==> flow/design.v <==
`timescale 1ns / 1ps
module Adder8(
    input   [7:0] a,b,
    input         ci,
    output  [7:0] s,
    output        co
    );
        wire    [7:0] C;
        wire    [7:0] G;
        wire    [7:0] P;
        assign  G = a & b;
        assign  P = a ^ b;
        genvar j1;
        genvar j2;
        generate
            for(j1 = 0; j1 < 8; j1 = j1 + 1) begin: BLOCK1
                wire [j1 : 0] mid;                 
                for(j2 = j1; j2 > 0; j2 = j2 - 1) begin: BLOCK2
                    assign mid[j2] = ( & P[j1 : j2] ) && G[j2-1];
                end
                assign mid[0] = ( & P[j1 : 0] ) && ci;
                assign C[j1] = ( | mid ) || G[j1];
            end
        endgenerate
        assign  s[0] = P[0] ^ ci;
        genvar  i;
        generate
            for(i = 0; i < 7; i = i + 1) begin: BLOCK3
                assign  s[i+1] = P[i+1] ^ C[i];
            end
        endgenerate
        assign  co   = C[7];
endmodule
`timescale 1ns / 1ps
module Adder32(
    input   [31:0] a,b,
    input         ci,
    output  [31:0] s,
    output        co
    );
    wire c_mid1;
    wire c_mid2;
    wire c_mid3;
    Adder8 add1(
        .a      (a[7:0]),
        .b      (b[7:0]),
        .ci     (ci),
        .s      (s[7:0]),
        .co     (c_mid1)
    );
    Adder8 add2(
        .a      (a[15:8]),
        .b      (b[15:8]),
        .ci     (c_mid1),
        .s      (s[15:8]),
        .co     (c_mid2)
    );
    Adder8 add3(
        .a      (a[23:16]),
        .b      (b[23:16]),
        .ci     (c_mid2),
        .s      (s[23:16]),
        .co     (c_mid3)
    );
    Adder8 add4(
        .a      (a[31:24]),
        .b      (b[31:24]),
        .ci     (c_mid3),
        .s      (s[31:24]),
        .co     (co)
    );
endmodule
`timescale 1ns / 1ps
module Suber(
    input   [31:0] a,b,
    output  [31:0] s
    );
    wire [31:0] s_mid;
    Adder32 add(
        .a      (a),
        .b      (~b),
        .ci     (1'b1),
        .s      (s),
        .co     ()
    );
endmodule
`timescale 1ns / 1ps
module Comparer(
    input [31:0]        a,
    input [31:0]        b,
    output [2:0]        ur,
    output [2:0]        sr
    );
    wire [31:0]         s;
    wire               co;
    reg         ug;
    reg         ul;
    reg         sg;
    reg         sl;
    Adder32  adder(
        .a             (a),
        .b             (~b),
        .ci            (1'b1),
        .s             (s),
        .co            (co)
    );
    always @(*) begin
        if(!s) begin
            {ug,ul,sg,sl}=4'b0000;
        end
        else begin
            if(co)
                {ug,ul}=2'b10;
            else
                {ug,ul}=2'b01;
            case({a[31],b[31]})
            2'b00:         {sg,sl}={ug,ul};
            2'b01:         {sg,sl}=2'b10;
            2'b10:         {sg,sl}=2'b01;
            2'b11:         {sg,sl}={ug,ul};
            endcase
        end
    end
    assign ur={ul,~(ul|ug),ug};
    assign sr={sl,~(sl|sg),sg};
endmodule
`timescale 1ns / 1ps
module Shifter(
    input [31:0]  a,
    input [4:0]  b,
    input         extn,
    output reg [31:0] lshift_s,
    output reg [31:0] rshift_s
    );
    reg [31:0] l_mid;
    reg [31:0] r_mid;
    always @(*) begin
        case (b[2:0])
            3'd0: begin
                l_mid=a;
                r_mid=a;
            end
            3'd1: begin
                l_mid={a[30:0],1'b0};
                r_mid={extn,a[31:1]};
            end
            3'd2: begin
                l_mid={a[29:0],{2{1'b0}}};
                r_mid={{2{extn}},a[31:2]};
            end
            3'd3: begin
                l_mid={a[28:0],{3{1'b0}}};
                r_mid={{3{extn}},a[31:3]};
            end
            3'd4: begin
                l_mid={a[27:0],{4{1'b0}}};
                r_mid={{4{extn}},a[31:4]};
            end
            3'd5: begin
                l_mid={a[26:0],{5{1'b0}}};
                r_mid={{5{extn}},a[31:5]};
            end
            3'd6: begin
                l_mid={a[25:0],{6{1'b0}}};
                r_mid={{6{extn}},a[31:6]};
            end
            3'd7: begin
                l_mid={a[24:0],{7{1'b0}}};
                r_mid={{7{extn}},a[31:7]};
            end
        endcase
        case (b[4:3])
            3'd0: begin
                lshift_s=l_mid;
                rshift_s=r_mid;
            end
            3'd1: begin
                lshift_s={l_mid[23:0],{8{1'b0}}};
                rshift_s={{8{extn}},r_mid[31:8]};
            end
            3'd2: begin
                lshift_s={l_mid[15:0],{16{1'b0}}};
                rshift_s={{16{extn}},r_mid[31:16]};
            end
            3'd3: begin
                lshift_s={l_mid[7:0],{24{1'b0}}};
                rshift_s={{24{extn}},r_mid[31:24]};
            end
        endcase
    end
endmodule
`timescale 1ns / 1ps
module ALU(
    input clk,
    input   [31:0]      a0      ,
    input   [31:0]      b0      ,
    input   [31:0]      imm     ,
    input   [31:0]      pc      ,
    input               ALUSrc1 ,    
    input   [1:0]       ALUSrc2 ,    
    input   [1:0]       afwd    ,
    input   [1:0]       bfwd    ,
    input   [31:0]      y       ,
    input   [31:0]      md      ,
    input   [2:0]       ALUOP   ,
    input               sp_sign ,
    input               uors    ,
    output reg [31:0]   result  ,
    output     [2:0]    zero    
    );
    reg [31:0] md_n;
    always @(posedge clk) begin
        md_n<=md;
    end
    parameter ADD      = 3'b000;
    parameter SUB      = 3'b000;
    parameter SLL      = 3'b001;
    parameter SLT      = 3'b010;
    parameter SLTU     = 3'b011;
    parameter XOR      = 3'b100;
    parameter SRL      = 3'b101;
    parameter OR       = 3'b110;
    parameter AND      = 3'b111;
    reg extn;
    reg [31:0] b;
    reg [31:0] a;
    reg [31:0] b00;
    reg [31:0] a00;
    wire [31:0] add_s;
    wire [31:0] sub_s;           
    wire [2:0]  sr;
    wire [2:0]  ur; 
    wire [31:0] lshift_s;
    wire [31:0] rshift_s;
    Adder32 add(
        .a      (a),
        .b      (b),
        .ci     (1'b0),
        .s      (add_s),
        .co     ()
    );
    Suber sub(
        .a      (a),
        .b      (b),
        .s      (sub_s)
    );
    Comparer comparer(
        .a      (a),
        .b      (b),
        .ur     (ur),
        .sr     (sr)
    );
    Shifter Shifter(
        .a      (a),
        .b      (b[4:0]),
        .extn   (extn),
        .lshift_s(lshift_s),
        .rshift_s(rshift_s)
    );
    assign zero=uors?ur:sr;
    always @(*) begin
        case (afwd)
            2'b00: a00=a0;
            2'b01: a00=y;
            2'b10: a00=md;
            2'b11: a00=md_n;
        endcase
        case (bfwd)
            2'b00: b00=b0;
            2'b01: b00=y;
            2'b10: b00=md;
            2'b11: b00=md_n;
        endcase
        case (ALUSrc1)
            1'b0: b=b00;
            1'b1: b=imm;
        endcase
        case (ALUSrc2)
            2'b0: a=a00;
            2'b1: a=pc;
            2'b10:a=32'b0; 
            default: a=a00;
        endcase
        extn=1'b0;
        case (ALUOP)
            ADD : begin
                if(sp_sign) result=sub_s;
                else result=add_s;
            end
            SLL :   result=lshift_s;
            SLT :   result=sr[2];
            SLTU:   result=ur[2];
            XOR :   result=a^b;
            SRL :   begin
                if(sp_sign) begin
                    extn=a[31];
                    result=rshift_s;
                end
                else begin
                    extn=1'b0;
                    result=rshift_s;
                end
            end
            OR  :   result=a|b;
            AND :   result=a&b;
            default: result=0;
        endcase
    end
endmodule
`timescale 1ns / 1ps
module EXTer(
    input  [31:0]       originword,
    input  [2:0]        mode,
    output reg [31:0]   extword
    );
    always @(*) begin
        case (mode)
            3'b000: extword=originword;
            3'b001: begin
                extword={{24{originword[7]}},originword[7:0]};
            end
            3'b010: extword={{24{1'b0}},originword[7:0]};
            3'b011: begin
                extword={{16{originword[15]}},originword[15:0]};
            end
            3'b100: extword={{16{1'b0}},originword[15:0]};
            default: extword=originword;
        endcase
    end
endmodule
`timescale 1ns / 1ps
module ImmGen(
    input [31:0]        inst,
    input [2:0]         mode,
    input clk,
    output reg [31:0]   imm 
    );
    wire a;
    assign a=inst[31];
    always @(*) begin
        case (mode)
            3'b0:   imm=32'b0;
            3'b1:   begin                                                                
                imm={{20{inst[31]}},inst[31:20]} ;     
            end 
            3'b10:  imm={{27{1'b0}},inst[24:20]};                                         
            3'b11:  imm={inst[31:12],{12{1'b0}}};                                         
            3'b100: begin                                                                
                imm={{11{inst[31]}},inst[31],inst[19:12],inst[20],inst[30:21],1'b0};
            end 
            3'b101: begin                                                                
                imm={{19{inst[31]}},inst[31],inst[7],inst[30:25],inst[11:8],1'b0};   
            end 
            3'b110: begin                      
                imm={{20{inst[31]}},inst[31:25],inst[11:7]};  
            end
            default:imm=32'b0;
        endcase
    end
endmodule
`timescale 1ns / 1ps
module RegisterFile(
        input                clk,             
        input [4:0]          ra0,ra1,         
        input [4:0]          wa,              
        input [31:0]         wd,              
        input                we,              
        output  [31:0]    rd0,rd1          
    );
    reg [31:0] rf [0:31];                     
    assign    rd0=(ra0==5'd0)?32'd0:rf[ra0];
    assign    rd1=(ra1==5'd0)?32'd0:rf[ra1];
    always @(posedge clk) begin
        if(we && wa!=5'd0) rf[wa] <= wd;      
    end 
endmodule
`timescale 1ns / 1ps
module ForwardingUnit(
    input clk,
    input   [4:0]       rs1         ,
    input   [4:0]       rs2         ,
    input   [4:0]       rd_m        ,
    input   [4:0]       rd_w        ,
    input               RegWrite_m  ,
    input               RegWrite_w  ,
    output reg [1:0]    afwd        ,
    output reg [1:0]    bfwd        ,
    input               eflush      
    );
    reg RegWrite_n;
    reg [4:0] rd_n;
    always @(posedge clk ) begin
        RegWrite_n<=RegWrite_w;
        rd_n<=rd_w;
    end
    always @(*) begin
            if(rs1==rd_m && rs1!=5'd0 && RegWrite_m) begin
            afwd=2'b1;
            end
            else begin
            if(rs1==rd_w && rs1!=5'd0 && RegWrite_w ) begin
                afwd=2'b10;
            end
            else begin
                if(rs1==rd_n && rs1!=5'd0 && RegWrite_n )begin
                    afwd=2'b11;
                end
                else afwd=2'b0;
            end
            end
            if(rs2==rd_m && rs2!=5'd0 && RegWrite_m) begin
            bfwd=2'b1;
            end
            else begin
            if(rs2==rd_w && rs2!=5'd0 && RegWrite_w ) begin
                bfwd=2'b10;
            end
            else begin
                if(rs2==rd_n && rs2!=5'd0 && RegWrite_n )begin
                    bfwd=2'b11;
                end
                else bfwd=2'b0;                
            end   
            end
    end
endmodule
`timescale 1ns / 1ps
module HarzardUnit(
    input [4:0] rs1     ,
    input [4:0] rs2     ,
    input [4:0] rd      ,
    input       MemRead ,
    output reg  eflush  ,
    output reg  dstall  ,
    output reg  fstall  
    );
    always @(*) begin
        if(MemRead && (rs1==rd || rs2==rd)) begin    
            eflush=1;
            dstall=1;
            fstall=1;
        end
        else begin
            eflush=0;
            dstall=0;
            fstall=0;
        end
    end
endmodule
`timescale 1ns / 1ps
module PC_Controller(
    input [31:0]        imm     ,
    input [31:0]        pc_e    ,
    input [2:0]         zero    ,
    input [2:0]         branch  ,
    input [31:0]        y       ,
    input               clk     ,
    input               rstn    ,
    output reg [31:0]   pc      ,
    output reg [31:0]   npc     ,
    output reg          flush   ,
    input               fstall  ,
    input               stop    
    );
    wire [31:0] tpc;
    wire [31:0] npc1;
    wire [31:0] npc2_0;
    wire  [31:0] npc2;
    always @(*) begin
        if(zero&branch) begin
            npc=npc2;    
            flush=1;         
        end    
        else begin
            if(fstall) begin
                npc=tpc;
            end
            else begin
                npc=npc1;
            end
            flush=0;
        end 
    end
    assign tpc=pc;
    Adder32 add1(
        .a      (tpc),
        .b      (32'b100),
        .ci     (1'b0),
        .s      (npc1),
        .co     ()
    );
    Adder32 add2(
        .a      (pc_e),
        .b      (imm[31:0]),
        .ci     (1'b0),
        .s      (npc2),
        .co     ()
    );
    always @(posedge clk) begin
        if(!rstn) begin
            pc<=0;
        end
        else if(stop) begin
            pc<=pc;
        end
        else begin
            pc<=npc;
        end
    end
endmodule
`timescale 1ns / 1ps
module Controller(
    input               eflush  ,
    input               flush   ,
    input               funct7  ,
    output reg          sp_sign ,
    input [2:0]         funct3  ,
    input [6:0]         opcode  ,
    input               clk     ,
    input               rstn    ,
    output reg [2:0]    branch    ,
    output reg          MemRead   ,
    output reg          MemWrite_m  ,
    output reg          MemtoReg_m  ,
    output reg [2:0]    ALUOP     ,
    output reg          ALUSrc1   ,        
    output reg [1:0]    ALUSrc2   ,        
    output reg          uors      , 
    output reg          RegWrite_w  ,
    output reg          RegWrite_m  ,
    output reg [2:0]    extmode1_m  ,
    output reg [2:0]    extmode2  ,
    output reg [2:0]    extmode2_m  ,
    output reg [2:0]    mode        ,
    output reg          stop        
    );
    parameter ADDI_fml = 7'b0010011;
    parameter ADD_fml  = 7'b0110011;
    parameter LUI      = 7'b0110111;
    parameter AUIPC    = 7'b0010111;
    parameter BEQ_fml  = 7'b1100011;
    parameter LB_fml   = 7'b0000011;
    parameter SB_fml   = 7'b0100011;
    parameter ECALL = 7'b1110011;
    parameter ADDI     = 3'b000;
    parameter SLLI     = 3'b001;
    parameter SLTI     = 3'b010;
    parameter SLTIU    = 3'b011;
    parameter XORI     = 3'b100;
    parameter SRLI     = 3'b101;
    parameter SRAI     = 3'b101;
    parameter ORI      = 3'b110;
    parameter ANDI     = 3'b111;
    parameter ADD      = 3'b000;
    parameter SUB      = 3'b000;
    parameter SLL      = 3'b001;
    parameter SLT      = 3'b010;
    parameter SLTU     = 3'b011;
    parameter XOR      = 3'b100;
    parameter SRL      = 3'b101;
    parameter SRA      = 3'b101;
    parameter OR       = 3'b110;
    parameter AND      = 3'b111;
    parameter BEQ      = 3'b000;
    parameter BNE      = 3'b001;
    parameter BLT      = 3'b100;
    parameter BGE      = 3'b101;
    parameter BLTU     = 3'b110;
    parameter BGEU     = 3'b111;
    parameter LB       = 3'b000;
    parameter LH       = 3'b001;
    parameter LW       = 3'b010;
    parameter LBU      = 3'b100;
    parameter LHU      = 3'b101;
    parameter SB       = 3'b000;
    parameter SH       = 3'b001;
    parameter SW       = 3'b010;
    reg             MemWrite    ;
    reg             MemtoReg    ;
    reg             RegWrite    ;
    reg [2:0]       extmode1    ;
    reg             stop_n;    
    reg stop_state;
    reg nstop_state; 
    always @(posedge clk) begin
        if(!rstn) begin
            stop_state<=0;
        end
        else begin
            stop_state<=nstop_state;
        end
        case (stop_state)
            1'b0: stop<=0;
            1'b1: stop<=1;
        endcase
    end
    always @(*) begin
        case (stop_state)
            1'b0: begin
                if(stop_n) nstop_state=1;
                else nstop_state=0;
            end
            1'b1: nstop_state=1;
        endcase
    end
    always @(*) begin
        case (opcode)
            ADDI_fml:begin
               case (funct3)
                   ADDI : mode=3'b1;
                   SLLI : mode=3'b10;
                   SLTI : mode=3'b1;
                   SLTIU: mode=3'b1;
                   XORI : mode=3'b1;
                   SRLI : mode=3'b10;
                   ORI  : mode=3'b1;
                   ANDI : mode=3'b1;
                   default: mode=3'b0;
               endcase
            end
            ADD_fml :mode=3'b0;
            LUI     :mode=3'b11;
            AUIPC   :mode=3'b11;
            BEQ_fml :mode=3'b101;
            LB_fml  :mode=3'b1;
            SB_fml  :mode=3'b110;
            default :mode=3'b0;
        endcase
    end
    always @(posedge clk) begin
        if(!rstn) begin
            branch  <=0;
            MemRead <=0;
            MemWrite<=0;
            MemtoReg<=0;
            ALUOP   <=0;
            ALUSrc1 <=0;
            ALUSrc2 <=0;
            uors    <=0;
            RegWrite<=0;
            extmode1<=0;
            extmode2<=0;
            stop_n    <=0;
        end
        else if(eflush||flush) begin
            branch  <=0;
            MemRead <=0;
            MemWrite<=0;
            MemtoReg<=0;
            ALUOP   <=0;
            ALUSrc1 <=0;
            ALUSrc2 <=0;
            uors    <=0;
            RegWrite<=0;
            extmode1<=0;
            extmode2<=0;
            stop_n    <=0;
        end
        else begin
            case (opcode)
                ADDI_fml: begin
                    branch  <=0;
                    MemRead <=0;
                    MemWrite<=0;
                    MemtoReg<=0;
                    ALUOP   <=funct3;
                    ALUSrc1 <=1'b1;
                    ALUSrc2 <=2'b0;
                    uors    <=0;
                    RegWrite<=1;
                    extmode1<=0;
                    extmode2<=0;
                    stop_n    <=0;
                end 
                ADD_fml: begin
                    branch  <=0;
                    MemRead <=0;
                    MemWrite<=0;
                    MemtoReg<=0;
                    ALUOP   <=funct3;
                    ALUSrc1 <=1'b0;
                    ALUSrc2 <=2'b0;
                    uors    <=0;
                    RegWrite<=1;
                    extmode1<=0;
                    extmode2<=0;
                    stop_n    <=0;
                end
                LUI: begin
                    branch  <=0;
                    MemRead <=0;
                    MemWrite<=0;
                    MemtoReg<=0;
                    ALUOP   <=3'b0;
                    ALUSrc1 <=1'b1;
                    ALUSrc2 <=2'b10;
                    uors    <=0;
                    RegWrite<=1;
                    extmode1<=0;
                    extmode2<=0;
                    stop_n    <=0;
                end
                AUIPC: begin
                    branch  <=0;
                    MemRead <=0;
                    MemWrite<=0;
                    MemtoReg<=0;
                    ALUOP   <=3'b0;
                    ALUSrc1 <=1'b1;
                    ALUSrc2 <=2'b1;
                    uors    <=0;
                    RegWrite<=1;
                    extmode1<=0;
                    extmode2<=0;
                    stop_n    <=0;
                end
                BEQ_fml: begin
                    MemRead <=0;
                    MemWrite<=0;
                    MemtoReg<=0;
                    case (funct3)
                        BEQ :    begin
                            ALUOP<=3'b010;
                            branch<=3'b010;
                            uors<=0;
                        end 
                        BNE :    begin
                            ALUOP<=3'b010;
                            branch<=3'b101;
                            uors<=0;
                        end 
                        BLT :    begin
                            ALUOP<=3'b010;
                            branch<=3'b100;
                            uors<=0;
                        end 
                        BGE :    begin
                            ALUOP<=3'b010;
                            branch<=3'b011;
                            uors<=0;
                        end 
                        BLTU:    begin
                            ALUOP<=3'b011;
                            branch<=3'b100;
                            uors<=1;
                        end 
                        BGEU:    begin
                            ALUOP<=3'b011;
                            branch<=3'b011;
                            uors<=1;
                        end 
                        default: begin
                            ALUOP<=3'b000;
                            branch<=3'b000;
                            uors<=0;
                        end 
                    endcase
                    ALUSrc1 <=1'b0;
                    ALUSrc2 <=2'b0;
                    RegWrite<=0;
                    extmode1<=0;
                    extmode2<=0;
                    stop_n    <=0;
                end
                LB_fml: begin
                    branch  <=0;
                    MemRead <=1;
                    MemWrite<=0;
                    MemtoReg<=1;
                    ALUOP   <=3'b000;
                    ALUSrc1 <=1'b1;
                    ALUSrc2 <=2'b0;
                    uors    <=0;
                    RegWrite<=1;
                    extmode2<=0;
                    case (funct3)
                        LB :        extmode1<=3'b001;
                        LH :        extmode1<=3'b011;
                        LW :        extmode1<=3'b0;
                        LBU:        extmode1<=3'b010;
                        LHU:        extmode1<=3'b100;
                        default:    extmode1<=3'b0;
                    endcase
                    stop_n    <=0;
                end
                SB_fml: begin
                    branch  <=0;
                    MemRead <=0;
                    MemWrite<=1;
                    MemtoReg<=0;
                    ALUOP   <=3'b000;
                    ALUSrc1 <=1'b1;
                    ALUSrc2 <=2'b0;
                    uors    <=0;
                    RegWrite<=0;
                    extmode1<=0;
                    case (funct3)
                        SB: extmode2<=3'b010;
                        SH: extmode2<=3'b100;
                        default: extmode2<=3'b000;
                    endcase
                    stop_n    <=0;
                end
                ECALL: begin
                    branch  <=0;
                    MemRead <=0;
                    MemWrite<=0;
                    MemtoReg<=0;
                    ALUOP   <=0;
                    ALUSrc1 <=0;
                    ALUSrc2 <=0;
                    uors    <=0;
                    RegWrite<=0;
                    extmode1<=0;
                    extmode2<=0;
                    stop_n    <=1;
                end
                default: begin           
                    branch  <=0;
                    MemRead <=0;
                    MemWrite<=0;
                    MemtoReg<=0;
                    ALUOP   <=0;
                    ALUSrc1 <=0;
                    ALUSrc2 <=0;
                    uors    <=0;
                    RegWrite<=0;
                    extmode1<=0;
                    extmode2<=0;
                    stop_n    <=0;
                end
            endcase
        end
    end
    always @(posedge clk) begin
        if(!rstn) begin
            MemWrite_m  <= 0   ;
            MemtoReg_m  <= 0   ;
            RegWrite_m  <= 0   ;
            RegWrite_w  <= 0   ;
            extmode1_m  <= 0   ;
            extmode2_m  <= 0   ;
            sp_sign     <= 0   ;    
        end
        else if(flush) begin     
            MemWrite_m  <= 0   ;
            MemtoReg_m  <= 0   ;
            RegWrite_m  <= 0   ;
            RegWrite_w  <= RegWrite_m   ;
            extmode1_m  <= 0   ;
            extmode2_m  <= 0   ;
            sp_sign     <= 0   ;    
        end
        else begin
            MemWrite_m  <= MemWrite   ;
            MemtoReg_m  <= MemtoReg   ;
            RegWrite_m  <= RegWrite   ;
            RegWrite_w  <= RegWrite_m   ;
            extmode1_m  <= extmode1   ;
            extmode2_m  <= extmode2   ;
            sp_sign     <= funct7 && (opcode==ADD_fml || (opcode==ADDI_fml && funct3==SRLI));            
        end
    end
endmodule
`timescale 1ns / 1ps
module CPU(
    input               clk         ,
    input               rstn        ,
    input               rf_dcp_rd   ,
    input [4:0]         rf_addr     ,
    output reg [31:0]   rf_out      ,
    output [7:0]        imem_addr   ,
    input [31:0]        imem_rdata  ,
    output [7:0]        dmem_addr   ,
    output [31:0]       dmem_wdata  ,
    output              dmem_we     ,
    input [31:0]        dmem_rdata  ,
    output              stop
    );
    reg [31:0]   md          ;
    reg [31:0]   y           ;
    wire [31:0]  pc          ;
    wire [31:0]  npc         ;
    reg [31:0]   imm         ;
    reg [31:0]   ir          ;
    reg [31:0]   a           ;
    reg [31:0]   b           ;
    wire [2:0]   branch      ;
    wire         MemRead     ;
    wire         MemWrite    ;
    wire         MemtoReg    ;
    wire [2:0]   ALUOP       ;
    wire         ALUSrc1     ;
    wire [1:0]   ALUSrc2     ;
    wire         RegWrite    ;
    wire [2:0]   zero        ;
    wire [2:0]   mode        ;
    wire         uors        ;
    wire [2:0]   extmode1    ;
    wire [2:0]   extmode2    ;
    wire [2:0]   extmode2_m  ;
    wire         sp_sign     ;
    wire [31:0]  md_ext      ;
    wire  eflush;
    wire  dstall;
    wire  fstall;
    wire  flush;
    wire [31:0]         a0;
    wire [31:0]         b0;
    wire [31:0]         imm_0;
    reg [31:0]          b_m;
    reg [31:0]           b_m_0;
    reg [31:0] md_n;
    reg [4:0]          rs1;
    reg [4:0]          rs2;
    reg [4:0]          rd;
    reg [4:0]          rd_m;
    reg [4:0]          rd_w;
    reg [31:0]          pc_d;
    reg [31:0]          pc_e;
    wire [4:0]  ra      ;
    wire [4:0]  wa      ;
    wire        rf_we   ;
    wire [31:0] rf_wd   ;
    wire [31:0] wdto_rf ;
    wire [7:0]  dm_a    ;
    wire [31:0] dm_d    ;
    wire        dm_we   ;
    wire [31:0] md_wd   ;
    wire [31:0] inst;
    wire [31:0] result;
    wire [31:0] md_read;
    wire  RegWrite_m;
    wire [1:0] afwd;
    wire [1:0] bfwd;
    always @(posedge clk) begin
        if(!rstn) begin
            ir<=0;
            y<=0;
            md<=0;
            imm<=0;
            b_m<=0;
            rs1<=0;
            rs2<=0;
            rd <=0;
            rd_m<=0;
            rd_w<=0;
            pc_d<=0;
            pc_e<=0;
            md_n<=0;
        end
        else if(flush) begin     
            ir<=0;
            y<=0;
            if(MemtoReg) md<=md_ext;
            else md<=y;
            md_n<=md;
            imm<=0;
            b_m<=0;  
            rs1<=0;
            rs2<=0;
            rd <=0;
            rd_m<=0;
            rd_w<=rd_m;
            pc_d<=0;
            pc_e<=0;   
        end
        else if(eflush) begin    
            ir<=ir;
            y<=result;
            if(MemtoReg) md<=md_ext;
            else md<=y;
            md_n<=md;
            imm<=0;
            b_m<=b_m_0;
            rs1<=0;
            rs2<=0;
            rd <=0;
            rd_m<=rd;
            rd_w<=rd_m;
            pc_d<=pc_d;
            pc_e<=0;    
        end
        else begin
            ir<=inst;
            y<=result;
            if(MemtoReg) md<=md_ext;
            else md<=y;
            md_n<=md;
            imm<=imm_0;
            rs1<=ir[19:15];
            rs2<=ir[24:20];
            rd<=ir[11:7];
            b_m<=b_m_0;
            rd_m<=rd;
            rd_w<=rd_m;
            pc_d<=pc;
            pc_e<=pc_d;     
        end
    end
    always @(*) begin
        case (bfwd)
            2'b00: b_m_0=b;
            2'b01: b_m_0=y;
            2'b10: b_m_0=md;
            2'b11: b_m_0=md_n;
        endcase        
    end
PC_Controller pc_controller(
    .imm     (imm    ),
    .pc_e    (pc_e   ),
    .y       (y      ),
    .zero    (zero   ),
    .branch  (branch ),
    .clk     (clk    ),
    .rstn    (rstn   ),
    .pc      (pc     ),
    .npc     (npc    ),
    .fstall  (fstall ),
    .flush   (flush  ),
    .stop    (stop   )
);
ALU alu(
    .a0     (a      ),
    .b0     (b      ),
    .imm    (imm    ),
    .pc     (pc_e   ),
    .ALUSrc1(ALUSrc1),
    .ALUSrc2(ALUSrc2),
    .afwd   (afwd    ), 
    .bfwd   (bfwd    ), 
    .y      (y       ), 
    .md     (md      ), 
    .uors   (uors   ),
    .sp_sign(sp_sign),
    .ALUOP  (ALUOP  ),
    .result (result ),
    .zero   (zero   ),
    .clk    (clk)
);
Controller controller(
    .eflush     (eflush   ),
    .flush      (flush    ),
    .funct7     (ir[30]   ),
    .sp_sign    (sp_sign  ),
    .funct3     (ir[14:12]),
    .opcode     (ir[6:0]  ),
    .clk        (clk      ),
    .rstn       (rstn     ),
    .branch   (branch   ),
    .MemRead    (MemRead  ),
    .MemWrite_m (MemWrite ),
    .MemtoReg_m (MemtoReg ),
    .ALUOP    (ALUOP    ),
    .ALUSrc1  (ALUSrc1  ),
    .ALUSrc2  (ALUSrc2  ),
    .uors     (uors     ),
    .RegWrite_w (RegWrite ),
    .RegWrite_m (RegWrite_m),
    .extmode1_m (extmode1 ),
    .extmode2 (extmode2 ),
    .extmode2_m (extmode2_m),
    .mode       (mode     ),
    .stop       (stop)
);
ImmGen immgen(
    .clk        (clk),
    .inst       (ir),
    .mode       (mode),
    .imm        (imm_0 )
);
    assign inst=imem_rdata;
    assign md_read=dmem_rdata;
    assign imem_addr=pc[9:2];
    assign dmem_addr=dm_a;
    assign dmem_wdata=dm_d;
    assign dmem_we=dm_we;
    assign dm_d=md_wd;
    assign dm_a=y[9:2];
    assign dm_we=MemWrite;
RegisterFile rf(
    .clk           (clk),
    .ra0           (ra),
    .ra1           (ir[24:20]),
    .rd0           (a0),
    .rd1           (b0),
    .wa            (wa),
    .wd            (wdto_rf),
    .we            (rf_we)
);
    always @(posedge clk) begin
        if(!rstn) begin
            a<=0;
            b<=0;
        end
        else if(eflush || flush) begin
            a<=0;
            b<=0;
        end
        else begin
            a<=a0;
            b<=b0;
        end
    end
    assign ra=rf_dcp_rd?rf_addr:ir[19:15];
    always @(posedge clk) rf_out<=a0;
    assign wa=rd_w;
    assign wdto_rf=rf_wd;
    assign rf_we=RegWrite;
EXTer exter1(
    .originword (md_read),
    .mode       (extmode1),
    .extword    (md_ext)
);
    assign rf_wd=md;
EXTer exter2(
    .originword (b_m),
    .mode       (extmode2_m),
    .extword    (md_wd)
);
ForwardingUnit forwardunit(
    .rs1         (rs1         ),
    .rs2         (rs2         ),
    .rd_m        (rd_m        ),
    .rd_w        (rd_w        ),
    .RegWrite_m  (RegWrite_m  ),
    .RegWrite_w  (RegWrite    ),
    .afwd        (afwd        ),
    .bfwd        (bfwd        ),
    .eflush      (eflush      ),
    .clk    (clk)
);
HarzardUnit harzardunit(
    .rs1     (ir[19:15]),
    .rs2     (ir[24:20]),
    .rd      (rd      ),
    .MemRead (MemRead ),
    .eflush  (eflush  ),
    .dstall  (dstall  ),
    .fstall  (fstall  )
);
endmodule
==> flow/run.sh <==
#!/bin/bash
# the make line also repeats each setting of config.mk as NAME=value (left out here)
make -C /OpenROAD-flow-scripts/flow DESIGN_CONFIG=/design/flow/config.mk WORK_HOME=/design/flow/orfs CLKGATE_MAP_FILE= finish
==> flow/config.mk <==
export PLATFORM = sky130hd
export DESIGN_NAME = CPU
export DESIGN_NICKNAME = CPU
export VERILOG_FILES = /design/flow/design.v
export SDC_FILE = /design/flow/constraint.sdc
export NUM_CORES = 4
export LEC_CHECK = 0
export CAP_MARGIN = 30
export CELL_PAD_IN_SITES_DETAIL_PLACEMENT = 2
export CELL_PAD_IN_SITES_GLOBAL_PLACEMENT = 2
export CORE_ASPECT_RATIO = 1.18
export CORE_MARGIN = 5
export CORE_UTILIZATION = 27
export CTS_CLUSTER_SIZE = 38
export PLACE_DENSITY_LB_ADDON = 0.18
export SLEW_MARGIN = 20
==> flow/constraint.sdc <==
create_clock -name core_clock -period 15.5 [get_ports {clk}]
set_input_delay 3.1000 -clock core_clock [delete_from_list [all_inputs] [get_ports {clk}]]
set_output_delay 3.1000 -clock core_clock [all_outputs]
set_load 0.01 [all_outputs]
==> results of run 1 <==
## routing by layer
metal  global-route usage  vias to the layer above  wire [µm]
met4                0.145                       10      26700
met3               0.0321                      754      18600
met5                    0                        -         61
met1                0.316                    34200     161000
li1                     -                    27300          -
met2                0.445                     2048     194000
## stage by stage
stage          worst slack, ps  area (µm²)
2_1_floorplan             7710       78000
3_3_place_gp              4790       84000
3_5_place_dp              4660       84200
4_1_cts                   4680       90100
5_1_grt                   3920       90200
6_report                  4510       90200
## cell type report
type,instances,area (µm²),area share
tap,3780,4730,0.0524
clock buffer,243,5050,0.0560
multi-input combinational,5056,35000,0.388
sequential,1504,40400,0.448
inverter,141,529,0.00587
timing repair buffer,419,3740,0.0415
antenna,17,42.5,0.000472
clock inverter,88,764,0.00847
==> impl_metrics.tcl, run 1 <==
# metrics dict for downstream scripts
set metrics [dict create \
    skew_ps 62.9 \
    seqPwrFrac 0.419 \
    p_per_area_nw_per_um2 120 \
    finalMaxSlewViolations 0 \
    wl_per_cell_um 35.6 \
    rows 214 \
    post-cts-setup-buffers 0 \
    routed_wl_um 400000 \
    min-delay-start "controller.stop_state" \
    synth-xor-area-share 0.0113 \
    coreArea_um2 288000 \
    tritoncts "done" \
    syn_area_um2 77800 \
    crit_cells 29 \
    p_clk_uw 4280 \
    hpwlAfterDp_um 265000 \
    antenna_found_initial 28 \
    ys_area_um2 77800 \
    drt_iter0_drc 5172 \
    comb-power_uw 1990 \
    topCellsByArea "edfxtp_1, dfxtp_1, mux4_2" \
    grt_max_degree 178 \
    cap_violations 0 \
    tightest_slew_ps 1130 \
    portBuffers 153 \
    first_pass_iters 6 \
    fp-utilization 0.271 \
    async_flop_share 0 \
    grt_first_pass_wirelength_um 555000 \
    swShare 0.306 \
    path_buffers 2 \
    cp_common_cell "nand4_1" \
    hp-class "reg -> reg" \
    io_pins 154 \
    critPathKind "reg -> reg" \
    die.size.y_um 593 \
    pg_seq_uw 4530 \
    cts_resized 0 \
    aoi_share 0.129 \
    routed_via_density 5.72 \
    rsz0062_at_grt "no" \
    ys_sh_adder 0.0244 \
    log.warning_count 108 \
    setup-violations-final 0 \
    ir_drop_v 0.000106 \
    r2r_start "rd_w[4]" \
    ys_types 112 \
    r2r_slack_ps 4510 \
    syn-instance-count 7300 \
    setup_tns_ps 0 \
    cts.clk_slew.worst_paths_ps 60 \
    top_cells_by_count "nand2_1, edfxtp_1, nand3_1" \
    clk_path_buf_depth 4 \
    finalHoldViolations 0 \
    layout.cells.non_filler 11200 \
    arrival_ps 11760 \
    r2r_cells 29 \
    power_leader "sequential cells" \
    grt_usage 0.259 \
    ff_type "edfxtp_1" \
    hold_buffers 0 \
    die_w_um 504 \
    setup.worst_path.end_class "flop" \
    syn_avg_cell_area_um2 10.7 \
    p_total_uw 10800 \
    die_area_um2 299000 \
    gp_congestion 0.959 \
    yosys_warnings 11 \
    grt_pass1_vias 68400 \
    path_delay_family "simple AND/OR/NAND/NOR gates" \
    top_area_cell "edfxtp_1" \
    worstPathMaxFanout 62 \
    nFillCells 30700 \
    outcome "timing/DRC/antenna clean" \
    combPwrFrac 0.184 \
    period_needed_ps 10990 \
    cts_root_buf "clkbuf_16" \
    top_cell "nand2_1" \
    hold_slack_ps 352 \
    syn_to_final_growth_pct 15.9 \
    hold_depth 0 \
    utilization 0.314 \
    muxShareOfSynthArea 0.103 \
    clock-sinks 1504 \
    p_int_uw 7490 \
    finalCritPeriodShare 0.709 \
    p_leak_uw 0.0311 \
    critPathSlowestCell "o31ai_1" \
    p_clk_frac 0.397 \
    vias 64400 \
    drc 0 \
    clkLatencyLatePin_ps 870 \
    ys_cells 7300 \
    whs_endpoint "controller.stop" \
    p_switching_uw 3310 \
    topCombFamilyByArea "simple AND/OR/NAND/NOR gates" \
    numSynthFlops 1504 \
    start_kind "flop" \
    cts_buffers 185 \
    overflow 0 \
    num-nets-final 7524 \
    cts.htree.levels 4 \
    top_area_frac 0.395 \
    required_ps 16270 \
    drtAntennaViolNets 0 \
    cp_slowest_stage_delay_ps 770 \
    max_freq_mhz 91.0 \
    synth_seq_share 0.519 \
    synth-edff-count 1024 \
    endpoint "controller.branch[2]" \
    r2r-end "controller.branch[2]" \
    post-place-cells 10900 \
    simple_gate_share 0.174 \
    max-slew-margin-rel 0.237 \
    critPathLaunch "rd_w[4]" \
]
==> run 2, diff against run 1 <==
- CAP_MARGIN: 30 -> 20
- CELL_PAD_IN_SITES_DETAIL_PLACEMENT: 2 -> not set
- CELL_PAD_IN_SITES_GLOBAL_PLACEMENT: 2 -> not set
- CORE_ASPECT_RATIO: 1.18 -> not set
- CORE_MARGIN: 5 -> 2
- CORE_UTILIZATION: 27 -> 61
- CTS_CLUSTER_DIAMETER: not set -> 27
- CTS_CLUSTER_SIZE: 38 -> 14
- MAX_ROUTING_LAYER: not set -> met4
- PLACE_DENSITY_LB_ADDON: 0.18 -> not set
- SETUP_SLACK_MARGIN: not set -> 0.61
- clock period: 15.5 -> 5.71 ns (I/O delays scaled with it)
==> impl_metrics.tcl, run 2 <==
# collected from the flow reports
set metrics [dict create \
    outcome "stopped before the end" \
    lastStage "global routing" \
    firstError "[ERROR GRT-0228] Horizontal edge usage exceeds the maximum allowed. (0, 38) usage=65535 limit=3000" \
    muxShareOfSynthArea 0.103 \
    simple_gate_share 0.174 \
    coreArea_um2 127000 \
    portBuffers 153 \
    cts_root_buf "clkbuf_16" \
    ys_cells 7300 \
    post-place-cells 9391 \
    numSynthFlops 1504 \
    syn_avg_cell_area_um2 10.7 \
    ff_type "edfxtp_1" \
    yosys_warnings 11 \
    die_area_um2 130000 \
    ys_area_um2 77800 \
    rows 131 \
    hpwlAfterDp_um 233000 \
    gp_congestion 1.14 \
    top_cells_by_count "nand2_1, edfxtp_1, nand3_1" \
    synth_seq_share 0.519 \
    aoi_share 0.129 \
    clk_path_buf_depth 4 \
    cts.htree.levels 5 \
    topCellsByArea "edfxtp_1, dfxtp_1, mux4_2" \
    synth-xor-area-share 0.0113 \
    ys_types 112 \
    clock-sinks 1504 \
    die_w_um 361 \
    syn_area_um2 77800 \
    ys_sh_adder 0.0244 \
    fp-utilization 0.613 \
    async_flop_share 0 \
    synth-edff-count 1024 \
    die.size.y_um 361 \
    top_area_cell "edfxtp_1" \
    cts_buffers 346 \
    topCombFamilyByArea "simple AND/OR/NAND/NOR gates" \
    top_area_frac 0.395 \
    syn-instance-count 7300 \
    io_pins 154 \
    top_cell "nand2_1" \
]
-- run 2: timing repair --
item | in CTS
pin swaps | 36
endpoints found under the hold margin | 0
setup buffers | 44
hold buffers | 0
setup endpoints to repair | 338
gates cloned | 25
gates resized | 170
-- run 2: per-stage QoR --
stage | hold slack, ps | setup WS [ps] | TNS (ps) | area (µm²) | utilization
floorplan | 330 | -1240 | -371080 | 78800 | -
global placement | 343 | -1840 | -572570 | 87300 | 0.688
detailed placement | 346 | -1970 | -610900 | 87300 | 0.688
CTS | 354 | -1620 | -508200 | 101000 | 0.792
==> run 3, diff against run 2 <==
- CORE_UTILIZATION: 61 -> 66
- CTS_CLUSTER_DIAMETER: 27 -> not set
- CTS_CLUSTER_SIZE: 14 -> not set
- SETUP_SLACK_MARGIN: 0.61 -> not set
- clock period: 5.71 -> 6.76 ns (I/O delays scaled with it)
==> impl_metrics.tcl, run 3 <==
# collected from the flow reports
set metrics [dict create \
    top_cells_by_count "nand2_1, edfxtp_1, nand3_1" \
    die_w_um 347 \
    hold_buffers 0 \
    outcome "stopped before the end" \
    yosys_warnings 11 \
    top_area_frac 0.395 \
    ys_area_um2 77800 \
    simple_gate_share 0.174 \
    async_flop_share 0 \
    muxShareOfSynthArea 0.103 \
    place_ws_ps -950 \
    top_area_cell "edfxtp_1" \
    portBuffers 153 \
    ys_types 112 \
    firstError "[ERROR GRT-0232] Routing congestion too high. Check the congestion heatmap in the GUI." \
    overflow 994 \
    post-place-cells 8950 \
    aoi_share 0.129 \
    topCellsByArea "edfxtp_1, dfxtp_1, mux4_2" \
    io_pins 154 \
    fp-utilization 0.668 \
    synth_seq_share 0.519 \
    cts_root_buf "clkbuf_16" \
    numSynthFlops 1504 \
    coreArea_um2 117000 \
    syn_avg_cell_area_um2 10.7 \
    die_area_um2 121000 \
    lastStage "global routing" \
    clock-sinks 1504 \
    synth-xor-area-share 0.0113 \
    syn-instance-count 7300 \
    clk_path_buf_depth 3 \
    grt_usage 0.884 \
    gp_congestion 1.17 \
    ys_cells 7300 \
    die.size.y_um 347 \
    cts_buffers 151 \
    cts.htree.levels 4 \
    top_cell "nand2_1" \
    syn_area_um2 77800 \
    ys_sh_adder 0.0244 \
    ff_type "edfxtp_1" \
    rows 125 \
    topCombFamilyByArea "simple AND/OR/NAND/NOR gates" \
    hpwlAfterDp_um 234000 \
    synth-edff-count 1024 \
]
[run 3: what timing repair did]
action                                 CTS
endpoints found under the hold margin    0
buffers inserted                        39
resized                                206
setup endpoints to repair              338
pin swaps                               36
gates cloned                            16
[run 3: per-stage QoR]
stage          utilization  instance area (µm²)
3_3_place_gp         0.726                84600
3_5_place_dp         0.726                84600
4_1_cts              0.785                91400
2_1_floorplan            -                78800
[run 3: layer usage]
layer | GRT usage | GRT overflow
met5 | - | -
met1 | 0.875 | 112
met4 | 0.868 | 289
met3 | 0.795 | 147
met2 | 0.970 | 446
==> run 4, diff against run 3 <==
- CTS_CLUSTER_SIZE: not set -> 43
- GPL_TIMING_DRIVEN: not set -> 0
- MAX_ROUTING_LAYER: met4 -> not set
- SLEW_MARGIN: 20 -> 25
- clock period: 6.76 -> 10.5 ns (I/O delays scaled with it)
==> impl_metrics.tcl, run 4 <==
# collected from the flow reports
set metrics [dict create \
    outcome "stopped before the end" \
    lastStage "global routing" \
    firstError "[ERROR GRT-0116] Global routing finished with congestion. Check the congestion regions in the DRC Viewer." \
    ys_cells 7300 \
    place_ws_ps -1270 \
    cts_root_buf "clkbuf_16" \
    clock-sinks 1504 \
    topCellsByArea "edfxtp_1, dfxtp_1, mux4_2" \
    hpwlAfterDp_um 278000 \
    synth_seq_share 0.519 \
    gp_congestion 1.19 \
    rows 125 \
    die_w_um 347 \
    die.size.y_um 347 \
    grt_usage 0.770 \
    overflow 3 \
    yosys_warnings 11 \
    numSynthFlops 1504 \
    portBuffers 151 \
    io_pins 154 \
    ys_sh_adder 0.0244 \
    fp-utilization 0.668 \
    syn_avg_cell_area_um2 10.7 \
    synth-xor-area-share 0.0113 \
    syn-instance-count 7300 \
    synth-edff-count 1024 \
    ff_type "edfxtp_1" \
    muxShareOfSynthArea 0.103 \
    die_area_um2 121000 \
    async_flop_share 0 \
    topCombFamilyByArea "simple AND/OR/NAND/NOR gates" \
    cts_buffers 148 \
    top_area_cell "edfxtp_1" \
    top_cell "nand2_1" \
    coreArea_um2 117000 \
    ys_types 112 \
    simple_gate_share 0.174 \
    cts.htree.levels 4 \
    top_area_frac 0.395 \
    ys_area_um2 77800 \
    aoi_share 0.129 \
    top_cells_by_count "nand2_1, edfxtp_1, nand3_1" \
    syn_area_um2 77800 \
    clk_path_buf_depth 3 \
]
==> run 4: repair_timing <==
item	4_1_cts
pin swaps	3
buffers inserted	9
setup endpoints to repair	338
gates resized	52
hold buffers	0
==> run 4: through the flow <==
stage	cell area, µm²	instances	setup TNS (ps)
floorplan	78000	7331	0
global placement	81400	9006	-490910
detailed placement	83500	9097	-243570
CTS	88700	9370	0
==> run 4: metal layers <==
| layer | global-route usage | overflow |
|---|---|---|
| met4 | 0.733 | 2 |
| met3 | 0.657 | 0 |
| met5 | 0.367 | 0 |
| met1 | 0.773 | 0 |
| met2 | 0.911 | 1 |
==> run 5, diff against run 4 <==
- CORE_UTILIZATION: 66 -> 72
- CTS_CLUSTER_SIZE: 43 -> not set
- GPL_TIMING_DRIVEN: 0 -> not set
- SETUP_SLACK_MARGIN: not set -> 0.61
- SLEW_MARGIN: 25 -> 20
- clock period: 10.5 -> 4.11 ns (I/O delays scaled with it)
==> impl_metrics.tcl, run 5 <==
# collected from the flow reports
set metrics [dict create \
    outcome "stopped before the end" \
    lastStage "global routing" \
    firstError "[ERROR GRT-0116] Global routing finished with congestion. Check the congestion regions in the DRC Viewer." \
    top_area_frac 0.395 \
    yosys_warnings 11 \
    ys_sh_adder 0.0244 \
    synth-edff-count 1024 \
    cts_root_buf "clkbuf_16" \
    io_pins 154 \
    muxShareOfSynthArea 0.103 \
    grt_usage 0.967 \
    aoi_share 0.129 \
    fp-utilization 0.726 \
    top_cells_by_count "nand2_1, edfxtp_1, nand3_1" \
    coreArea_um2 107000 \
    top_cell "nand2_1" \
    clk_path_buf_depth 3 \
    place_ws_ps -3490 \
    cts_buffers 146 \
    clock-sinks 1504 \
    gp_congestion 1.21 \
    place_area_um2 89100 \
    syn_area_um2 77800 \
    simple_gate_share 0.174 \
    ys_types 112 \
    ys_area_um2 77800 \
    top_area_cell "edfxtp_1" \
    die_w_um 333 \
    ys_cells 7300 \
    topCellsByArea "edfxtp_1, dfxtp_1, mux4_2" \
    hpwlAfterDp_um 246000 \
    portBuffers 153 \
    die.size.y_um 333 \
    ff_type "edfxtp_1" \
    synth_seq_share 0.519 \
    synth-xor-area-share 0.0113 \
    rows 120 \
    die_area_um2 111000 \
    async_flop_share 0 \
    cts.htree.levels 4 \
    numSynthFlops 1504 \
    syn_avg_cell_area_um2 10.7 \
    topCombFamilyByArea "simple AND/OR/NAND/NOR gates" \
    overflow 3016 \
    syn-instance-count 7300 \
]
-- run 5: timing repair --
item,CTS
hold buffers,0
setup buffers,51
endpoints found under the setup margin,350
resized,217
pin swaps,36
cloned,23
hold endpoints to repair,0
-- run 5: routing by layer --
metal | track usage | GRT overflow
met5 | 0.790 | 48
met4 | 1.01 | 919
met3 | 0.906 | 262
met2 | 1.05 | 1604
met1 | 0.935 | 183
-- run 5: through the flow --
stage	instances	power, µW	setup TNS, ps
2_1_floorplan	7331	21100	-911880
3_3_place_gp	9379	25200	-1002500
3_5_place_dp	9379	25500	-1114060
4_1_cts	9717	40100	-1055230
==> run 6, diff against run 5 <==
- ABC_AREA: not set -> 1
- CORE_ASPECT_RATIO: not set -> 0.79
- CORE_UTILIZATION: 72 -> 40
- GPL_TIMING_DRIVEN: not set -> 0
- MAX_ROUTING_LAYER: not set -> met4
- MIN_ROUTING_LAYER: not set -> met2
- SETUP_SLACK_MARGIN: 0.61 -> not set
- TNS_END_PERCENT: not set -> 95
- clock period: 4.11 -> 10.5 ns (I/O delays scaled with it)
==> impl_metrics.tcl, run 6 <==
# collected from the flow reports
set metrics [dict create \
    top_area_frac 0.392 \
    hpwlAfterDp_um 388000 \
    fp-utilization 0.403 \
    async_flop_share 0 \
    syn_area_um2 78500 \
    synth_seq_share 0.514 \
    synth-xor-area-share 0.00837 \
    clk_path_buf_depth 3 \
    numSynthFlops 1504 \
    gp_congestion 1.49 \
    die_w_um 502 \
    ys_sh_adder 0.0242 \
    die.size.y_um 398 \
    io_pins 154 \
    coreArea_um2 195000 \
    cts.htree.levels 4 \
    aoi_share 0.171 \
    top_cell "nand2_1" \
    ys_cells 9447 \
    synth-edff-count 1024 \
    post-place-cells 12400 \
    overflow 9358 \
    cts_resized 19 \
    place_ws_ps -476 \
    ys_area_um2 78500 \
    lastStage "global routing" \
    cts_root_buf "clkbuf_16" \
    syn_avg_cell_area_um2 8.31 \
    outcome "stopped before the end" \
    ff_type "edfxtp_1" \
    muxShareOfSynthArea 0 \
    top_area_cell "edfxtp_1" \
    portBuffers 152 \
    simple_gate_share 0.210 \
    cts_buffers 162 \
    clock-sinks 1504 \
    ys_types 63 \
    post-cts-setup-buffers 0 \
    topCombFamilyByArea "simple AND/OR/NAND/NOR gates" \
    firstError "[ERROR GRT-0116] Global routing finished with congestion. Check the congestion regions in the DRC Viewer." \
    syn-instance-count 9447 \
    yosys_warnings 11 \
    die_area_um2 200000 \
    top_cells_by_count "nand2_1, edfxtp_1, nor2_1" \
    grt_usage 0.955 \
    topCellsByArea "edfxtp_1, dfxtp_1, nand2_1" \
    rows 144 \
    hold_buffers 0 \
]
## run 6: routing by layer
metal	GRT overflow	track usage
met5	-	-
met4	330	0.682
met3	8462	1.19
met2	566	0.899
met1	-	-
## run 6: stage by stage
step                      cell area, µm²  setup TNS, ps  power, µW  utilization
after floorplan                    78600              0       8280            -
after global placement             83400        -101490      10200        0.428
after detailed placement           85700          -6320      10200        0.440
after CTS                          91300              0      16100        0.468
==> run 7, diff against run 6 <==
- ABC_AREA: 1 -> not set
- CORE_ASPECT_RATIO: 0.79 -> not set
- CORE_UTILIZATION: 40 -> 66
- CTS_CLUSTER_DIAMETER: not set -> 28
- CTS_CLUSTER_SIZE: not set -> 41
- GPL_TIMING_DRIVEN: 0 -> not set
- MIN_ROUTING_LAYER: met2 -> not set
- SETUP_SLACK_MARGIN: not set -> -0.39
- TNS_END_PERCENT: 95 -> not set
- clock period: 10.5 -> 7.05 ns (I/O delays scaled with it)
==> impl_metrics.tcl, run 7 <==
# collected from the flow reports
set metrics [dict create \
    outcome "stopped before the end" \
    top_area_frac 0.395 \
    clock-sinks 1504 \
    top_cells_by_count "nand2_1, edfxtp_1, nand3_1" \
    ys_sh_adder 0.0244 \
    portBuffers 153 \
    ys_area_um2 77800 \
    synth-edff-count 1024 \
    rows 125 \
    simple_gate_share 0.174 \
    fp-utilization 0.668 \
    clk_path_buf_depth 4 \
    aoi_share 0.129 \
    lastStage "global routing" \
    die_area_um2 121000 \
    cts_root_buf "clkbuf_16" \
    gp_congestion 1.12 \
    numSynthFlops 1504 \
    synth_seq_share 0.519 \
    overflow 8 \
    syn_area_um2 77800 \
    syn_avg_cell_area_um2 10.7 \
    ys_cells 7300 \
    coreArea_um2 117000 \
    muxShareOfSynthArea 0.103 \
    ys_types 112 \
    topCellsByArea "edfxtp_1, dfxtp_1, mux4_2" \
    yosys_warnings 11 \
    ff_type "edfxtp_1" \
    cts.htree.levels 5 \
    async_flop_share 0 \
    cts_buffers 307 \
    firstError "[ERROR GRT-0116] Global routing finished with congestion. Check the congestion regions in the DRC Viewer." \
    place_ws_ps -702 \
    hpwlAfterDp_um 231000 \
    topCombFamilyByArea "simple AND/OR/NAND/NOR gates" \
    die_w_um 347 \
    die.size.y_um 347 \
    grt_usage 0.845 \
    syn-instance-count 7300 \
    io_pins 154 \
    synth-xor-area-share 0.0113 \
    hold_buffers 0 \
    top_area_cell "edfxtp_1" \
    top_cell "nand2_1" \
]
run 7: stage by stage:
step           instances   util  cell area [µm²]
3_3_place_gp        8946  0.722            84100
4_1_cts             9503  0.814            94800
2_1_floorplan       7331      -            78000
3_5_place_dp        8947  0.722            84100
run 7: what timing repair did:
item | in CTS
gates cloned | 5
setup endpoints to repair | 338
pin swaps | 19
buffers inserted | 26
gates resized | 147
run 7: per-layer routing:
metal,global-route usage,GRT overflow
met1,0.840,1
met4,0.823,5
met2,0.941,1
met3,0.739,1
met5,-,-
==> run 8, diff against run 7 <==
- ABC_AREA: not set -> 1
- CORE_ASPECT_RATIO: not set -> 0.95
- CORE_MARGIN: 2 -> 10
- CORE_UTILIZATION: 66 -> 31
- CTS_CLUSTER_DIAMETER: 28 -> not set
- CTS_CLUSTER_SIZE: 41 -> 12
- GPL_TIMING_DRIVEN: not set -> 0
- HOLD_SLACK_MARGIN: not set -> 0.13
- MAX_ROUTING_LAYER: met4 -> met5
- PLACE_DENSITY_LB_ADDON: not set -> 0.19
- SETUP_SLACK_MARGIN: -0.39 -> -0.82
- SLEW_MARGIN: 20 -> 30
- TNS_END_PERCENT: not set -> 20
- clock period: 7.05 -> 8.42 ns (I/O delays scaled with it)
==> impl_metrics.tcl, run 8 <==
# metrics dict for downstream scripts
set metrics [dict create \
    outcome "finished with violations" \
    violations "setup timing" \
    grt_pass1_vias 76300 \
    setup-violations-final 314 \
    hold_slack_ps 353 \
    yosys_warnings 11 \
    ys_area_um2 78500 \
    nFillCells 25800 \
    worst_slack_ps -567 \
    die_w_um 536 \
    arrival_ps 9690 \
    wl_per_cell_um 38.0 \
    drc 0 \
    ys_cells 9447 \
    p_total_uw 21100 \
    tightest_slew_ps 1250 \
    finalCritPeriodShare 1.07 \
    p_clk_uw 8130 \
    whs_endpoint "forwardunit.rd_n[4]" \
    r2r_slack_ps -570 \
    hold_buffers 0 \
    ff_type "edfxtp_1" \
    aoi_share 0.171 \
    cp_slowest_stage_delay_ps 700 \
    topCombFamilyByArea "simple AND/OR/NAND/NOR gates" \
    numSynthFlops 1504 \
    seq_area_um2 40500 \
    clkLatencyLatePin_ps 910 \
    cts_buffers 177 \
    critPathLaunch "rs2[4]" \
    rows 179 \
    clock-sinks 1504 \
    place_area_um2 87200 \
    drtAntennaViolNets 0 \
    first_pass_iters 9 \
    finalHoldViolations 0 \
    synth_seq_share 0.514 \
    syn_area_um2 78500 \
    syn_to_final_growth_pct 19.9 \
    grt_max_degree 37 \
    crit_cells 44 \
    finalMaxSlewViolations 0 \
    die_area_um2 274000 \
    skew_ps 62.3 \
    required_ps 9130 \
    min-delay-start "rd_w[4]" \
    place_ws_ps -2320 \
    r2r_start "rs2[4]" \
    vias 82800 \
    max_freq_mhz 111 \
    r2r_cells 44 \
    grt_first_pass_wirelength_um 675000 \
    combGateArea_um2 33400 \
    num-nets-final 10200 \
    hold_depth 0 \
    period_needed_ps 8990 \
    worstPathMaxFanout 18 \
    max-slew-margin-rel 0.168 \
    routed_wl_um 514000 \
    p_per_area_nw_per_um2 224 \
    p_leak_uw 0.0363 \
    pg_seq_uw 8380 \
    coreArea_um2 251000 \
    final_area_um2 94100 \
    cp_common_cell "nand2_1" \
    grt_usage 0.359 \
    top_cell "nand2_1" \
    endpoint "y[1]" \
    swShare 0.346 \
    ys_types 63 \
    setup.worst_path.end_class "flop" \
    log.warning_count 94 \
    drt_iter0_drc 15100 \
    clk_path_buf_depth 3 \
    path_buffers 9 \
    ys_sh_adder 0.0242 \
    start_kind "flop" \
    p_clk_frac 0.385 \
    die.size.y_um 510 \
    cap_violations 0 \
    seqPwrFrac 0.397 \
    fp-utilization 0.312 \
    comb-power_uw 4610 \
    synth-edff-count 1024 \
    muxShareOfSynthArea 0 \
    syn_avg_cell_area_um2 8.31 \
    cts.htree.levels 4 \
    async_flop_share 0 \
    combPwrFrac 0.218 \
    path_delay_family "simple AND/OR/NAND/NOR gates" \
    gp_congestion 1.03 \
    top_area_cell "edfxtp_1" \
    antenna_found_initial 64 \
    p_int_uw 13800 \
    tritoncts "done" \
    r2r-end "y[1]" \
    portBuffers 152 \
    cts_root_buf "clkbuf_16" \
    simple_gate_share 0.210 \
    syn-instance-count 9447 \
    topCellsByArea "edfxtp_1, dfxtp_1, nand2_1" \
    top_cells_by_count "nand2_1, edfxtp_1, nor2_1" \
    ir_drop_v 0.000234 \
    hp-class "reg -> reg" \
    critPathSlowestCell "o22ai_1" \
    overflow 0 \
    power_leader "sequential cells" \
    hpwlAfterDp_um 392000 \
    critPathKind "reg -> reg" \
    routed_via_density 6.13 \
    cts.clk_slew.worst_paths_ps 60 \
    synth-xor-area-share 0.00837 \
    io_pins 154 \
    top_area_frac 0.392 \
    p_switching_uw 7310 \
]
-- run 8: timing repair --
action                                  in CTS  in global routing
endpoints found under the setup margin     338                338
cloned                                       1                  0
setup buffers                                3                 22
gates resized                               79                 68
pin swaps                                    2                  8
-- run 8: routing by layer --
| metal | vias up | global-route usage | share of wire |
|---|---|---|---|
| li1 | 33700 | - | - |
| met1 | 40600 | 0.476 | 0.40 |
| met2 | 6928 | 0.505 | 0.40 |
| met3 | 1519 | 0.117 | 0.13 |
| met4 | 30 | 0.215 | 0.074 |
| met5 | - | 0.00242 | 0.00085 |
-- run 8: area by class of cell --
type                       instances  share of cell area
antenna                           29            0.000771
buffer                           630              0.0297
clock buffer                     244              0.0535
clock inverter                    81             0.00976
inverter                         797              0.0323
multi-input combinational       6535               0.355
sequential                      1504               0.430
tap                             3348              0.0445
timing repair buffer             343              0.0443
timing repair inverter             1           0.0000798
-- run 8: metrics by stage --
| stage | std cells | TNS, ps | utilization |
|---|---|---|---|
| after CTS | 13500 | -152930 | 0.372 |
| after detailed placement | 13100 | -536690 | 0.347 |
| after floorplan | 9478 | 0 | - |
| after global placement | 13000 | -723050 | 0.336 |
| final | 13500 | -81840 | 0.375 |
| after global routing | 13500 | -189990 | 0.374 |
==> run 9, diff against run 8 <==
- CORE_MARGIN: 10 -> 5
- CTS_CLUSTER_SIZE: 12 -> not set
- MAX_ROUTING_LAYER: met5 -> met4
==> impl_metrics.tcl, run 9 <==
# metrics dict for downstream scripts
set metrics [dict create \
    coreArea_um2 253000 \
    rsz0062_at_grt "yes" \
    critPathKind "reg -> reg" \
    top_area_cell "edfxtp_1" \
    cts_root_buf "clkbuf_16" \
    gp_congestion 1.10 \
    cts.htree.levels 4 \
    grt_first_pass_wirelength_um 655000 \
    aoi_share 0.171 \
    finalCritPeriodShare 1.06 \
    synth-edff-count 1024 \
    comb-power_uw 4480 \
    syn_to_final_growth_pct 19.4 \
    cts_buffers 177 \
    p_leak_uw 0.0360 \
    worst_slack_ps -498 \
    antenna_found_initial 45 \
    portBuffers 152 \
    ys_cells 9447 \
    dr_wl_met3_um 64800 \
    outcome "finished with violations" \
    synth_seq_share 0.514 \
    hold_buffers 0 \
    ff_type "edfxtp_1" \
    required_ps 9110 \
    clock-sinks 1504 \
    setup_tns_ps -100440 \
    cts.clk_slew.worst_paths_ps 60 \
    hp-class "reg -> reg" \
    wl_per_cell_um 36.7 \
    wl_met1_um 189000 \
    syn_area_um2 78500 \
    topCombFamilyByArea "simple AND/OR/NAND/NOR gates" \
    ir_drop_v 0.000223 \
    async_flop_share 0 \
    r2r_cells 47 \
    r2r-end "a[31]" \
    top_cells_by_count "nand2_1, edfxtp_1, nor2_1" \
    arrival_ps 9600 \
    tightest_slew_ps 1220 \
    p_clk_uw 7860 \
    grt_max_degree 37 \
    fp-utilization 0.311 \
    clkLatencyLatePin_ps 880 \
    top_cell "nand2_1" \
    r2r_start "rd_w[0]" \
    routed_via_density 6.07 \
    die_w_um 526 \
    period_needed_ps 8920 \
    muxShareOfSynthArea 0 \
    syn_avg_cell_area_um2 8.31 \
    utilization 0.371 \
    drt_iter0_drc 15000 \
    post-place-cells 13100 \
    seqPwrFrac 0.405 \
    endpoint "a[31]" \
    path_delay_family "simple AND/OR/NAND/NOR gates" \
    first_pass_iters 7 \
    p_clk_frac 0.379 \
    finalMaxSlewViolations 0 \
    clk_path_buf_depth 3 \
    dr.max_layer_used "met4" \
    max-slew-margin-rel 0.189 \
    layout.cells.non_filler 13500 \
    hold_depth 0 \
    met2_length_um 204000 \
    place_ws_ps -2220 \
    synth-xor-area-share 0.00837 \
    path_buffers 10 \
    topCellsByArea "edfxtp_1, dfxtp_1, nand2_1" \
    violations "setup timing" \
    setup-violations-final 334 \
    die_area_um2 263000 \
    pg_seq_uw 8410 \
    p_int_uw 13500 \
    numSynthFlops 1504 \
    hpwlAfterDp_um 378000 \
    ys_area_um2 78500 \
    grt_usage 0.371 \
    whs_endpoint "forwardunit.rd_n[4]" \
    critPathLaunch "rd_w[0]" \
    worstPathMaxFanout 10 \
    swShare 0.350 \
    start_kind "flop" \
    crit_cells 47 \
    drc 0 \
    p_per_area_nw_per_um2 221 \
    routed_wl_um 497000 \
    io_pins 154 \
    ys_types 63 \
    p_switching_uw 7270 \
    critPathSlowestCell "clkbuf_1" \
    cap_violations 0 \
    skew_ps 63.5 \
    combPwrFrac 0.216 \
    ys_sh_adder 0.0242 \
    grt_pass1_vias 75200 \
    r2r_slack_ps -500 \
    simple_gate_share 0.210 \
    tritoncts "done" \
    top_area_frac 0.392 \
    die.size.y_um 500 \
    finalHoldViolations 0 \
    num-nets-final 10200 \
    syn-instance-count 9447 \
    cp_slowest_stage_delay_ps 520 \
    min-delay-start "rd_w[4]" \
    vias 82100 \
    yosys_warnings 11 \
    overflow 0 \
    power_leader "sequential cells" \
    max_freq_mhz 112 \
    p_total_uw 20800 \
    rows 180 \
    setup.worst_path.end_class "flop" \
    drtAntennaViolNets 0 \
    log.warning_count 95 \
]
## run 9: per-layer routing
layer  track usage  vias to the layer above
li1              -                    33700
met1         0.468                    40100
met2         0.522                     6789
met3         0.106                     1478
met4         0.236                        0
met5             -                        -
## run 9: cell type report
cell class              instances  area (µm²)
clock buffers                 230        4730
plain buffers                 626        2720
repair buffers                337        3910
repair inverters                2        15.0
well taps                    3367        4210
multi-input cells            6535       33500
inverters                     797        3040
flip-flops and latches       1504       40500
fillers                     26100      159000
diodes                         32        80.1
clock inverters               100        1040
## run 9: per-stage QoR
step                cell area [µm²]  hold WS, ps
detailed placement            86800          343
global placement              84300          340
CTS                           92900          355
floorplan                     78600          329
finish                        93700          356
global route                  93700          366
## run 9: repair_timing
action	in CTS	in global routing
setup endpoints to repair	338	338
gates cloned	2	0
pin swaps	3	18
setup buffers	14	27
resized	64	109
==> run 10, diff against run 9 <==
- ABC_AREA: 1 -> not set
- CORE_ASPECT_RATIO: 0.95 -> not set
- CORE_MARGIN: 5 -> 2
- CORE_UTILIZATION: 31 -> 69
- CTS_CLUSTER_SIZE: not set -> 31
- GPL_TIMING_DRIVEN: 0 -> not set
- HOLD_SLACK_MARGIN: 0.13 -> not set
- MAX_ROUTING_LAYER: met4 -> not set
- PLACE_DENSITY_LB_ADDON: 0.19 -> not set
- SETUP_SLACK_MARGIN: -0.82 -> not set
- SLEW_MARGIN: 30 -> 20
- TNS_END_PERCENT: 20 -> not set
- clock period: 8.42 -> 5.92 ns (I/O delays scaled with it)
==> impl_metrics.tcl, run 10 <==
# collected from the flow reports
set metrics [dict create \
    outcome "stopped before the end" \
    lastStage "global routing" \
    firstError "[ERROR GRT-0116] Global routing finished with congestion. Check the congestion regions in the DRC Viewer." \
    fp-utilization 0.694 \
    clock-sinks 1504 \
    portBuffers 153 \
    ys_area_um2 77800 \
    topCellsByArea "edfxtp_1, dfxtp_1, mux4_2" \
    top_area_frac 0.395 \
    simple_gate_share 0.174 \
    cts.htree.levels 4 \
    die_area_um2 116000 \
    muxShareOfSynthArea 0.103 \
    ys_types 112 \
    gp_congestion 1.14 \
    syn_area_um2 77800 \
    ys_sh_adder 0.0244 \
    place_ws_ps -1510 \
    coreArea_um2 112000 \
    overflow 3 \
    top_cells_by_count "nand2_1, edfxtp_1, nand3_1" \
    grt_usage 0.801 \
    synth-xor-area-share 0.0113 \
    synth-edff-count 1024 \
    syn_avg_cell_area_um2 10.7 \
    top_area_cell "edfxtp_1" \
    syn-instance-count 7300 \
    hpwlAfterDp_um 228000 \
    aoi_share 0.129 \
    async_flop_share 0 \
    ff_type "edfxtp_1" \
    die_w_um 340 \
    rows 123 \
    cts_buffers 150 \
    synth_seq_share 0.519 \
    die.size.y_um 340 \
    ys_cells 7300 \
    top_cell "nand2_1" \
    topCombFamilyByArea "simple AND/OR/NAND/NOR gates" \
    io_pins 154 \
    yosys_warnings 11 \
    cts_root_buf "clkbuf_16" \
    numSynthFlops 1504 \
    clk_path_buf_depth 3 \
]
## run 10: what timing repair did
item	4_1_cts
cloned	9
resized	145
buffers inserted	21
pin swaps	24
setup endpoints to repair	338
hold buffers	0
## run 10: layer usage
| layer | GRT usage | overflow |
|---|---|---|
| met1 | 0.810 | 0 |
| met2 | 0.932 | 1 |
| met3 | 0.690 | 0 |
| met4 | 0.767 | 2 |
| met5 | 0.410 | 0 |
## run 10: through the flow
step                instance area (µm²)  instances  hold WS, ps  utilization  setup TNS [ps]
floorplan                         78800       7331          330            -         -300100
global placement                  85900       9095          339        0.766         -394170
detailed placement                85900       9096          349        0.766         -461190
CTS                               92100       9403          358        0.821         -408290
Power is estimated from default activity; no workload was simulated.
